== build 71 ==
Design top, start of the top module:
module top(input logic [15:0]  data_i,
           input logic         valid_i,
           input logic         clk,
           input logic         rst_n,
           output logic        ready_o,
           output logic valid_o,
           output logic [31:0] password_o);
Size: ~200 flip-flops, ~53 I/O pins.
clock: 6.56 ns
lec_check: 0
abc_area: 1
cap_margin: 0
core_margin: 2
core_utilization: 72
cts_cluster_diameter: 365
cts_cluster_size: 14
place_density: 0.37
slew_margin: 20
run.sh (not shown) runs the stock make flow with config.mk's settings and CLKGATE_MAP_FILE=.
Build 71 failed in global routing with GRT-0116.
For build 75, these inputs were changed with respect to build 71:
Settings: CTS_CLUSTER_DIAMETER removed (was 365); CTS_CLUSTER_SIZE removed (was 14); PLACE_DENSITY removed (was 0.37); CAP_MARGIN changed from 0 to 20; the clock period (ns, I/O delays scaled along) changed from 6.56 to 11.4.
Notes after the runs:
- Comparing build 71 against build 75, there is no change at all in area fraction in full adders, half adders and majority gates.
- From build 71 to build 75 the numbers moved as follows: sum of net half-perimeters after detailed placement moved down, post-placement worst setup slack moved up.
- Build 75 | stages: all done | timing, DRC, antenna: all pass
## Diff of input files: build 63 against build 75
Settings: ABC_AREA no longer set, was 1; PLACE_DENSITY now 0.68, previously not set; the clock period (ns, I/O delays scaled along) now 10.4, was 11.4.
==> results <==
Build 75 finished end to end and its layout was clean on timing, DRC and antenna.
Finished, but not clean: build 63, with setup timing.
[compare] base=build 75 new=build 63: die span in y decreased by about 2% relative to the old numbers; non-clock buffer count increased by 262 relative to the old numbers.
Diff build 63 and build 75: synthesized cell count lower in build 63
Re fraction of synthesized cell area in xor and xnor cells: build 63 is 4.4 points up on build 75.
For build 75, the top routing layer in use was met4, unlike build 63, where it was met5.
Max freq build 75 -> build 63: degraded
Going from build 75 to build 63, die area decreased by about 4% relative to the old numbers; tap cell count went down by 1.5%.
met1 track demand over resource up 2.9 points in build 63 wrt build 75
The inputs of build 33 differ from those of build 63 as listed below.
Settings: an added PLACE_DENSITY_LB_ADDON of 0.28; a change of SLEW_MARGIN from 20 to 40; a deleted PLACE_DENSITY that had been 0.68; an added ABC_AREA of 1; a change of the clock period (ns, I/O delays scaled along) from 10.4 to 9.25.
- Looking at area after synthesis across build 63 and build 33, the one that comes out lower is build 63.
- Build 33 terminated abnormally: global routing reported GRT-0232.
- In build 33 the half-perimeter wire length after placement turned out about 18% higher than in build 63.
- Build 63 → build 33: average instance area after synthesis lower, multiplexer area fraction after synthesis shrank by 0.48 points.
Edits applied to the flow inputs when going from build 33 to build 7:
Settings: PLACE_DENSITY_LB_ADDON removed (was 0.28); ABC_AREA removed (was 1); SLEW_MARGIN changed from 40 to 20; PLACE_DENSITY newly set to 0.6; CORE_UTILIZATION changed from 72 to 40; the clock period (ns, I/O delays scaled along) changed from 9.25 to 13.0.
## What came out
- Per the final summary, build 7 finished and its layout is clean on timing, DRC and antenna.
- Looking at die area, build 7 sits 0.020 mm2 higher than build 33 does.
- Looking at and-or/or-and share of the synthesized area across build 7 and build 33, the one that comes out lower is build 33.
- Floorplan row count up 19 in build 7 wrt build 33
- Against build 33 as the reference, build 7 delivers a higher post-placement worst setup slack.
- Between build 7 and build 33, the CTS buffer count figures differ only marginally.
- The lower placement-stage cell area came out of build 7.
- Going from build 33 to build 7, area fraction in full adders, half adders and majority gates grows by 1.4 points.
- Per the comparison of build 7 with build 33, simple-gate area share of the yosys netlist went down; synthesized cell count went down.
- Sort build 7 and build 33 by synthesized area, ascending, and build 7 comes first.
- Build 33 has lower mean instance size in the synthesized netlist than build 7.
What build 30 does differently from build 7 at the input level:
Settings: an added CTS_CLUSTER_SIZE of 91; an added CTS_CLUSTER_DIAMETER of 390; a change of CORE_UTILIZATION from 40 to 67; an added TNS_END_PERCENT of 15; a deleted PLACE_DENSITY that had been 0.6; an added HOLD_SLACK_MARGIN of -0.06.
==> comparison <==
- In the reports for build 30 and build 7, the larger instance count on the critical path belongs to build 7.
- Between build 30 and build 7, the clock insertion delay at the later pin of the skew report does not differ in any meaningful way.
- On count of max-cap constraint violations, build 30 and build 7 are neck and neck.
- Comparing the two runs side by side, build 30 comes out behind build 7 on top achievable clock speed.
- Total of endpoints with negative setup slack in the final report: build 7 vs build 30 identical
- Measured against each other, build 30 and build 7 differ in wire length, the lower figure coming from build 30.
- Both conditions hold for build 30: the flow ran to the end and the final layout passed the timing, design-rule and antenna checks.
- On final weighted congestion in routability-driven placement, the higher figure sits with build 30, not build 7.

========
top again, from the RTL that the note above started with.
==> flow/config.mk <==
export PLATFORM = sky130hd
export DESIGN_NAME = top
export DESIGN_NICKNAME = top
export VERILOG_FILES = /design/flow/design.v
export SDC_FILE = /design/flow/constraint.sdc
export NUM_CORES = 4
export LEC_CHECK = 0
export CAP_MARGIN = 40
export CORE_MARGIN = 2
export CORE_UTILIZATION = 66
export CTS_CLUSTER_DIAMETER = 278
export CTS_CLUSTER_SIZE = 92
export HOLD_SLACK_MARGIN = 0.26
export MAX_ROUTING_LAYER = met5
export PLACE_DENSITY_LB_ADDON = 0.05
export SLEW_MARGIN = 40
export TNS_END_PERCENT = 5
==> flow/constraint.sdc <==
create_clock -name core_clock -period 8.22 [get_ports {clk}]
set_input_delay 1.6440 -clock core_clock [delete_from_list [all_inputs] [get_ports {clk}]]
set_output_delay 1.6440 -clock core_clock [all_outputs]
set_load 0.01 [all_outputs]
The starting point finished but failed the layout checks on negative setup slack.
Rerun with:
==> flow/config.mk (replaced) <==
export PLATFORM = sky130hd
export DESIGN_NAME = top
export DESIGN_NICKNAME = top
export VERILOG_FILES = /design/flow/design.v
export SDC_FILE = /design/flow/constraint.sdc
export NUM_CORES = 4
export LEC_CHECK = 0
export CAP_MARGIN = 20
export CORE_MARGIN = 2
export CORE_UTILIZATION = 65
export SLEW_MARGIN = 20
==> flow/constraint.sdc (replaced) <==
create_clock -name core_clock -period 10.1 [get_ports {clk}]
set_input_delay 2.0200 -clock core_clock [delete_from_list [all_inputs] [get_ports {clk}]]
set_output_delay 2.0200 -clock core_clock [all_outputs]
set_load 0.01 [all_outputs]
Result: The changed run finished but failed the layout checks on negative setup slack. Design area goes down by 1.9%. Synthesized cell count is unchanged. Area after synthesis does not change. Final cell count goes up by about 0.44%. First-iteration DRC count goes down by about 40%.
Rerun with:
--- a/flow/config.mk
+++ b/flow/config.mk
@@ -8,4 +8,7 @@
 export CAP_MARGIN = 20
 export CORE_MARGIN = 2
-export CORE_UTILIZATION = 65
+export CORE_UTILIZATION = 72
+export CTS_CLUSTER_SIZE = 32
+export PLACE_DENSITY_LB_ADDON = 0.0
+export SETUP_SLACK_MARGIN = 1.3
 export SLEW_MARGIN = 20
==> flow/constraint.sdc (replaced) <==
create_clock -name core_clock -period 10.4 [get_ports {clk}]
set_input_delay 2.0800 -clock core_clock [delete_from_list [all_inputs] [get_ports {clk}]]
set_output_delay 2.0800 -clock core_clock [all_outputs]
set_load 0.01 [all_outputs]
The new run completed, yet does not pass: negative setup slack.
Routed wire length increases by well over a third.
Setup slack degrades by 1.1 ns.
Count of clock-buffer cells in the layout climbs by 1.
Global-route usage came out higher by 9.3 points.
Maximum frequency falls by roughly a tenth.
Non-clock buffer count decreases by 3.
Clock skew rose by 0.013 ns.
Final area came out higher slightly.
Sequential cell count does not change.

========
Starting RTL as in the previous note.
clock: 11.5 ns
lec_check: 0
abc_area: 1
cap_margin: 20
core_margin: 2
core_utilization: 72
cts_cluster_diameter: 278
cts_cluster_size: 37
max_routing_layer: met5
place_density_lb_addon: 0.28
slew_margin: 5
tns_end_percent: 75
Rerun with:
CTS_CLUSTER_DIAMETER = default   (was 278)
CTS_CLUSTER_SIZE = default   (was 37)
MAX_ROUTING_LAYER = default   (was met5)
PLACE_DENSITY = 0.6   (was default)
PLACE_DENSITY_LB_ADDON = default   (was 0.28)
SLEW_MARGIN = 20   (was 5)
TNS_END_PERCENT = default   (was 75)
clock period = 12.0 ns   (was 11.5 ns; I/O delays follow)
Result:
- global-route usage hardly moves
- first-iteration DRC count came out lower by 10%
- setup slack is worse by 0.021 ns
- area after synthesis does not change

========
## v14
top again, from the RTL that the note above started with.
## top
module top(input logic [15:0]  data_i,
           input logic         valid_i,
           input logic         clk,
           input logic         rst_n,
           output logic        ready_o,
           output logic valid_o,
           output logic [31:0] password_o);
make LEC_CHECK=0 CAP_MARGIN=5 CORE_MARGIN=2 CORE_UTILIZATION=46 CTS_CLUSTER_DIAMETER=278 CTS_CLUSTER_SIZE=11 MAX_ROUTING_LAYER=met4 PLACE_DENSITY=0.57 SLEW_MARGIN=30 TNS_END_PERCENT=95 finish   # period 16.1 ns
v14: no failed stages, no open violations at the end
Changes in v23 relative to v14:
- a change of CORE_UTILIZATION from 46 to 40
- a change of PLACE_DENSITY from 0.57 to 0.6
- a deleted MAX_ROUTING_LAYER that had been met4
- a deleted CTS_CLUSTER_SIZE that had been 11
- a deleted TNS_END_PERCENT that had been 95
- a change of CAP_MARGIN from 5 to 20
- a deleted CTS_CLUSTER_DIAMETER that had been 278
- a change of SLEW_MARGIN from 30 to 20
- a change of the clock period (ns, I/O delays scaled along) from 16.1 to 12.6
--- outcome ---
- v23 against v14: detailed-route vias per instance went down 2.2%; final critical delay including setup and external delays now sits lower; layout overhead on the synthesized area went up 3.1 points; share of the core filled by cells before placement fell by 6.5 points.
- Going from v14 to v23, the met2 track demand over resource was found to have gone down by 3.5 points.
- v23 has completed all stages; timing, DRC and antenna checks passed.
- v23 falls short of v14 in detailed-route wire length.
- Compared with v14, in v23 worst clock skew up 0.0030 ns, design area up 2.8%.

========
== run A ==
The RTL this note starts from:
==> flow/design.v <==
module divider(
    input logic [15:0]  dividend,
    output logic [15:0] quotient,
    output logic [15:0] remainder
);
    localparam logic[15:0] MAGIC = 16'h000047AF;
    logic [31:0]           temp;
    logic [31:0]           q;
    logic [15:0]           diff, t;
    assign temp = MAGIC * dividend[14:0];
    assign q = temp[31:16];
    assign diff = (dividend[14:0] - q) >> 1;
    assign t = diff + q;
    assign quotient = t >> 6;
    assign remainder[14:0] = dividend[14:0] - ((quotient << 6) + (quotient << 5) + (quotient << 2));
    assign remainder[15] = dividend[15];
endmodule
module input_circuit(
    input logic clk,
    input logic rst_n,
    input logic init_i,
    input logic stop_i,
    input logic [15:0] data_i,
    input logic valid_1,
    output logic ready_1,
    output logic [15:0] data_o,
    output logic valid_2,
    input  logic ready_2,
    output logic[15:0] total_num_turns_o
);
    logic[15:0] skid_buffer;
    logic       skid_buffer_empty;
    logic       r_init;
    logic       t1_done, t2_done;
    assign t1_done = ready_1 && valid_1;
    assign t2_done = ready_2 && valid_2;
    always_ff @(posedge clk) begin
        if(!rst_n) begin
            ready_1 <= 0;
        end
        else begin
            if(r_init)
              ready_1 <= !t1_done;
            else begin
                if(!stop_i) begin
                    if(skid_buffer_empty) begin
                        if((!valid_2) || t2_done)
                          ready_1 <= 1;
                        else ready_1 <= 0;
                    end else ready_1 <= 0;
                end
                else
                    ready_1 <= 0;
            end
        end
    end
    always_ff @(posedge clk) begin
        if(!rst_n) begin
            valid_2 <= 0;
        end
        else begin
            if(r_init)
              valid_2 <= 0;
            else begin
                if(t2_done) begin
                    if(skid_buffer_empty) begin
                        if(t1_done) begin
                            data_o <= data_i;
                            valid_2 <= 1;
                        end
                        else begin
                            valid_2 <= 0;
                        end
                    end
                    else begin
                        data_o <= skid_buffer;
                        valid_2 <= 1;
                    end
                end
                else if(!valid_2) begin
                    if(t1_done) begin
                        data_o <= data_i;
                        valid_2 <= 1;
                    end
                end
            end
        end
    end
    always_ff @(posedge clk) begin
        if(!rst_n) begin
            r_init <= 0;
            skid_buffer_empty <= 1;
        end
        else begin
            if(r_init) begin
                if(t1_done) begin
                    r_init <= 0;
                    total_num_turns_o <= data_i;
                end
            end
            else begin
                if(init_i)
                    r_init <= 1;
                if(t1_done && valid_2 && !t2_done) begin
                    skid_buffer <= data_i;
                    skid_buffer_empty <= 0;
                end
                else if(!t1_done && t2_done && !skid_buffer_empty) begin
                    skid_buffer_empty <= 1;
                end
            end
        end
    end
endmodule
module dial_solver(
        input logic [15:0] val,
        input logic        valid_i,
        input logic        clk,
        input logic        rst_n,
        input logic [15:0] full_turns,
        output logic       ready,
        output logic       valid,
        output logic [31:0] password
);
    logic signed[31:0] dial;
    logic signed[31:0] old_dial;
    logic [15:0] rval;
    typedef enum logic {
        LEFT = 0,
        RIGHT = 1
    } turn_t;
    typedef enum logic[2:0]{
        IDLE,
        READY,
        CHECK_TURN,
        R_END,
        L_END
    }state_t;
    logic turn;
    state_t state;
    assign turn = rval[15];
    always_ff @(posedge clk) begin
        if(!rst_n) begin
            ready <= 0;
            password <= 0;
            dial <= 50;
            state <= IDLE;
        end
        else begin
            unique case(state)
                IDLE: begin
                    ready <= 1;
                    state <= READY;
                end
                READY: begin
                    if(valid_i) begin
                      old_dial <= dial;
                      password <= password + full_turns;
                      rval <= val;
                      state <= CHECK_TURN;
                      ready <= 0;
                    end
                end
                CHECK_TURN: begin
                    if(turn == RIGHT) begin
                      dial <= dial + rval[14:0];
                      state <= R_END;
                    end
                    else begin
                      dial <= dial - rval[14:0];
                      state <= L_END;
                    end
                end
                R_END: begin
                    if(dial > 99) begin
                        dial <= dial - 100;
                        password <= password + 1;
                    end
                    state <= READY;
                    ready <= 1;
                end
                L_END: begin
                    if(dial < 0) begin
                      dial <= dial + 100;
                    end
                    if((dial < 0 || dial == 0) && old_dial != 0)
                        password <= password + 1;
                    state <= READY;
                    ready <= 1;
                end
            endcase
        end
    end
endmodule
module top(input logic [15:0]  data_i,
           input logic         valid_i,
           input logic         clk,
           input logic         rst_n,
           output logic        ready_o,
           output logic valid_o,
           output logic [31:0] password_o);
    logic [15:0] dividend;
    logic [15:0] quotient;
    logic [15:0] remainder;
    logic        init;
    logic        stop;
    logic [31:0] turns;
    logic        ready1;
    logic        valid2, ready2;
    logic        valid3;
    logic [15:0] cnt;
    logic [15:0] total_num_turns;
    typedef enum logic[2:0] {
        IDLE,
        CHECK_TOTAL_CNT,
        ACTIVE,
        WAIT1,
        WAIT2,
        DONE
    }state_t;
    state_t state;
    always_ff @(posedge clk) begin
        if(!rst_n) begin
            state <= IDLE;
            valid_o <= 0;
            init <= 1;
            stop <= 1;
            cnt <= 0;
        end
        else begin
            unique case(state)
                IDLE: begin
                    if(valid_i && ready_o) begin
                        init <= 0;
                        state <= CHECK_TOTAL_CNT;
                    end
                end
                CHECK_TOTAL_CNT: begin
                    if(cnt == total_num_turns) begin
                        state <= DONE;
                    end
                    else begin
                        state <= ACTIVE;
                        stop <= 0;
                        init <= 0;
                    end
                end
                ACTIVE:begin
                    if(ready_o && valid_i) begin
                        cnt <= cnt + 1;
                        if(cnt + 1 == total_num_turns) begin
                            state <= WAIT1;
                            stop <= 1;
                        end
                    end
                end
                WAIT1: begin
                    state <= WAIT2;
                end
                WAIT2: begin
                    if(ready2 && !valid2) begin
                        valid_o <= 1;
                        state <= DONE;
                    end
                end
                DONE:begin
                    valid_o <= 0;
                    stop <= 1;
                    init <= 1;
                    state <= IDLE;
                end
            endcase
        end
    end
    input_circuit ic (
        .clk (clk),
        .rst_n (rst_n),
        .data_i (data_i),
        .valid_1 (valid_i),
        .ready_1 (ready_o),
        .data_o (dividend),
        .valid_2 (valid2),
        .ready_2 (ready2),
        .total_num_turns_o (total_num_turns),
        .init_i (init),
        .stop_i (stop));
    divider d(.dividend (dividend),
              .quotient (quotient),
              .remainder (remainder));
    dial_solver ds(.val (remainder),
                  .valid_i (valid2),
                  .clk (clk),
                  .rst_n (rst_n),
                  .ready (ready2),
                  .valid (valid_3),
                  .password (password_o),
                  .full_turns (quotient));
endmodule
export LEC_CHECK = 0
export CAP_MARGIN = 20
export CORE_MARGIN = 2
export CORE_UTILIZATION = 72
export CTS_CLUSTER_DIAMETER = 379
export CTS_CLUSTER_SIZE = 39
export HOLD_SLACK_MARGIN = -0.1
export MAX_ROUTING_LAYER = met5
export PLACE_DENSITY = 0.65
export SETUP_SLACK_MARGIN = 1.43
export SLEW_MARGIN = 40
export TNS_END_PERCENT = 75
create_clock -name core_clock -period 8.75 [get_ports {clk}]
Final checks on run A, whose flow otherwise completed, came back failing, citing negative setup slack.
Here is what was changed in the inputs of run B compared with run A.
- HOLD_SLACK_MARGIN: -0.1 -> unset
- PLACE_DENSITY: 0.65 -> unset
- CTS_CLUSTER_DIAMETER: 379 -> 278
- PLACE_DENSITY_LB_ADDON: unset -> 0.05
- SETUP_SLACK_MARGIN: 1.43 -> unset
- CTS_CLUSTER_SIZE: 39 -> 37
- CORE_UTILIZATION: 72 -> 62
- the clock period (ns, I/O delays scaled along): 8.75 -> 8.22
Results
- [run B vs run A] core box area: higher in run B
- Register area came out exactly the same in run A and run B.
- Count of input and output buffers came out exactly the same in run A and run B.
- Relative to run A, critical-path maximum fanout has gone down in run B.
- Completing all stages was not enough for run B: its layout failed the final checks because of negative setup slack.
- Count of nets after finishing, run A and run B: lower on run B
- Compared to run A, the router laid down less metal wire for run B.
- Run B ends up with lower largest stage delay on the critical path than run A does.
What run C does differently from run B at the input level:
- CORE_UTILIZATION: 62 -> 72
- SLEW_MARGIN: 40 -> 5
- ABC_AREA: unset -> 1
- CTS_CLUSTER_SIZE: 37 -> 27
- PLACE_DENSITY_LB_ADDON: 0.05 -> 0.22
- the clock period (ns, I/O delays scaled along): 8.22 -> 11.5
Results
Status | run C and run B | clean except run B
The flow for run B finished, though final verification flagged negative setup slack.
A source of the critical timing path of ic.data_o[10] is what run C shows, while ic.data_o[0] belongs to run B.
Summary of run C over run B: number of buffer and inverter instances along the worst setup path climbed 2, global-route usage climbed 6.2 points.
Looking at run C and run B, the insertion delay to the later sink of the worst-skew pair is a wash.
#### Input delta (run D over run C)
- CAP_MARGIN: 20 -> 40
- CORE_ASPECT_RATIO: unset -> 0.72
- ABC_AREA: 1 -> unset
- PLACE_DENSITY_LB_ADDON: 0.22 -> unset
- TNS_END_PERCENT: 75 -> unset
- MAX_ROUTING_LAYER: met5 -> unset
- CTS_CLUSTER_DIAMETER: 278 -> unset
- SLEW_MARGIN: 5 -> 20
- CTS_CLUSTER_SIZE: 27 -> unset
- the clock period (ns, I/O delays scaled along): 11.5 -> 10.4
Notes after the runs:
The layout from run D, despite a flow that completed every stage, fails the layout checks, with the failing checks listed as negative setup slack. Looking at cell with the largest stage delay on the worst path, the edfxtp_1 result is from run C; the fa_1 one comes from run D. Between run D and run C, the mux contribution to synthesized area is higher for run D. The clock tree buffer count of the final layout number comes out lower for run D vs run C. Of the two values seen for startpoint of the worst setup timing path, ic.data_o[12] was produced by run D and ic.data_o[10] by run C.
Edits applied to the flow inputs when going from run D to run E:
- CAP_MARGIN changed from 40 to 20
- ABC_AREA newly set to 1
- CORE_ASPECT_RATIO removed (was 0.72)
- the clock period (ns, I/O delays scaled along) changed from 10.4 to 11.3
Findings:
- Run D has lower number of core rows than run E.
- Critical-path cell with the highest stage delay = fa_1: run D; critical-path cell with the highest stage delay = edfxtp_1: run E
- Diff run D -> run E | count of non-CTS buffers in the layout | down by more than half
- Post-synth net total ends up higher on run E.
- On starting utilization of the core area, run E tracks run D almost exactly.
- Maximum fanout count along the critical path in run E vs run D: up 4
- Going from run D to run E, the number of global-route vias before repair was found to have gone up by 222.
- Run E vs run D: area used by multi-input combinational logic down
- On area of the die, run E does worse than run D.
- Run E went all the way through the flow, and no timing, DRC or antenna check failed.
- Compared with run D, run E shows a lower wire length.
